==> flow/design.v (excerpt) <==
module lms_core #(
    parameter WIDTH = 16,
    parameter FRAC  = 8
)(
    input wire clk,
    input wire rst,
    input wire start,
    input wire signed [WIDTH-1:0] x_in,
    input wire signed [WIDTH-1:0] d_in,
    output reg signed [WIDTH-1:0] y_out,
    output reg signed [WIDTH-1:0] e_out,
    output reg done
);
Settings: LEC_CHECK=0, CAP_MARGIN=20, CORE_MARGIN=2, CORE_UTILIZATION=40, SLEW_MARGIN=20; clock period 7.42 ns.
run.sh (not shown) runs the stock make flow with config.mk's settings and CLKGATE_MAP_FILE=.
Edit:
Settings changed: ABC_AREA from default to 1, CORE_UTILIZATION 40 to 72, CTS_CLUSTER_DIAMETER from default to 374, CTS_CLUSTER_SIZE from default to 99, PLACE_DENSITY from default to 0.42.
Clock period 7.42 ns to 2.3 ns, I/O delays scaled along.
The new run died in 4_1_cts on DPL-0038.
Die area is lower by 44%.
Synthesized cell count increases by 16%.
Area after synthesis goes up by 0.37%.
Edit:
Settings changed: CELL_PAD_IN_SITES_DETAIL_PLACEMENT from default to 0, CORE_ASPECT_RATIO from default to 1.26, CORE_UTILIZATION 72 to 26, CTS_CLUSTER_DIAMETER 374 to 317, CTS_CLUSTER_SIZE 99 to default, GPL_ROUTABILITY_DRIVEN from default to 0, GPL_TIMING_DRIVEN from default to 0, MIN_ROUTING_LAYER from default to met1, PLACE_DENSITY 0.42 to 0.94, SETUP_SLACK_MARGIN from default to 0.07.
Clock period 2.3 ns to 4.8 ns, I/O delays scaled along.
The new run never finished: it broke off in 5_1_grt with GRT-0232.
Synthesized area does not change.
Synthesized cell count stays the same.
Die size climbs to 2.7 times its value.

delta:
Starting RTL as in the previous note.
## lms_core
module lms_core #(
    parameter WIDTH = 16,
    parameter FRAC  = 8
)(
    input wire clk,
    input wire rst,
    input wire start,
    input wire signed [WIDTH-1:0] x_in,
    input wire signed [WIDTH-1:0] d_in,
    output reg signed [WIDTH-1:0] y_out,
    output reg signed [WIDTH-1:0] e_out,
    output reg done
);
    localparam signed [WIDTH-1:0] MU_FIXED = 16'd2; 
    reg signed [WIDTH-1:0] w0, w1, w2, w3, w4, w5, w6, w7;
    reg signed [WIDTH-1:0] x0, x1, x2, x3, x4, x5, x6, x7;
    reg [4:0] bit_idx;       
    reg signed [31:0] acc;       
    reg signed [WIDTH-1:0] w_sum;  
    reg signed [WIDTH-1:0] slice_reg; 
    reg signed [31:0] slice_shifted;
    reg signed [WIDTH-1:0] term0, term1, term2, term3, term4, term5, term6, term7;
    reg [2:0] state;
    localparam IDLE = 0, CALC_OFFSET = 1, CALC_SLICE = 2, CALC_ACC = 3, CALC_E = 4, UPDATE_W = 5;
    function signed [WIDTH-1:0] fixed_mul;
        input signed [WIDTH-1:0] a, b;
        reg signed [2*WIDTH-1:0] res;
        begin
            res = a * b;
            fixed_mul = res >>> FRAC;
        end
    endfunction
    always @(posedge clk) begin
        if (rst) begin
            w0<=0; w1<=0; w2<=0; w3<=0; w4<=0; w5<=0; w6<=0; w7<=0;
            x0<=0; x1<=0; x2<=0; x3<=0; x4<=0; x5<=0; x6<=0; x7<=0;
            y_out <= 0; e_out <= 0; done <= 0;
            state <= IDLE;
        end else begin
            case (state)
                IDLE: begin
                    done <= 0;
                    if (start) begin
                        x7<=x6; x6<=x5; x5<=x4; x4<=x3; x3<=x2; x2<=x1; x1<=x0;
                        x0 <= x_in;
                        state <= CALC_OFFSET;
                    end
                end
                CALC_OFFSET: begin
  ...
make LEC_CHECK=0 CAP_MARGIN=20 CELL_PAD_IN_SITES_GLOBAL_PLACEMENT=3 CORE_MARGIN=2 CORE_UTILIZATION=40 SLEW_MARGIN=25 finish   # period 8.0 ns
delta did not stop at any stage, and its layout met the timing, DRC and antenna checks.
## Diff of input files: yarrow against delta
Settings: CELL_PAD_IN_SITES_GLOBAL_PLACEMENT no longer set, was 3; SLEW_MARGIN now 20, was 25; SETUP_SLACK_MARGIN now 1.21, previously not set; CORE_UTILIZATION now 64, was 40; the clock period (ns, I/O delays scaled along) now 4.65, was 8.0.
Findings:
What the final checks of yarrow revealed, after a flow that finished every stage, was a layout that fails on negative setup slack. Compared with delta, in yarrow final cycle utilization of the critical path went up by 51 points, worst hold slack saw little to no change, static leakage rose about 27%. yarrow vs. delta: footprint of the flip-flops and latches went up by 40 um^2; worst setup slack -2.60 ns.
## Diff of input files: ember against yarrow
Settings: setting CTS_CLUSTER_DIAMETER to 397 for the first time; setting ABC_AREA to 1 for the first time; setting PLACE_DENSITY to 0.42 for the first time; setting CTS_CLUSTER_SIZE to 99 for the first time; removing SETUP_SLACK_MARGIN (formerly 1.21); changing CORE_UTILIZATION from 64 to 72; changing the clock period (ns, I/O delays scaled along) from 4.65 to 2.3.
Results
ember: DPL-0038 in 4_1_cts -> run aborted
Between yarrow and ember, the flow reports synthesized chip area reported by yosys increasing slightly.
ember vs yarrow: share of cell area taken by muxes after synthesis down
ember ended with more synthesized cell count than yarrow.
Between yarrow and ember, the flow reports y dimension of the die decreasing by a few percent.
> inputs changed (ember -> harbor)
Settings: an added PLACE_DENSITY_LB_ADDON of 0.07; a deleted CTS_CLUSTER_SIZE that had been 99; a change of CTS_CLUSTER_DIAMETER from 397 to 59; a change of CAP_MARGIN from 20 to 0; a deleted PLACE_DENSITY that had been 0.42; an added SETUP_SLACK_MARGIN of 1.21; a change of the clock period (ns, I/O delays scaled along) from 2.3 to 4.74.
--- outcome ---
Number of nets in the synthesized netlist came out exactly the same in harbor and ember.
Reported for harbor and ember, synthesized cell count turned out identical to the last digit.
From ember to harbor the numbers moved as follows: instance area at placement went down, sequential share of the synthesized area did not really move, mean instance size in the synthesized netlist did not really move.
FAIL harbor @ 5_1_grt: tool exited with error
ember never completed; the flow aborted with a tool error in 4_1_cts.
Diff ember -> harbor: row count saw little to no change; worst slack at placement saw an increase; placer congestion estimate saw a decrease; core area saw little to no change; placed cell count saw a decrease.
Power is estimated from default activity; no workload was simulated.
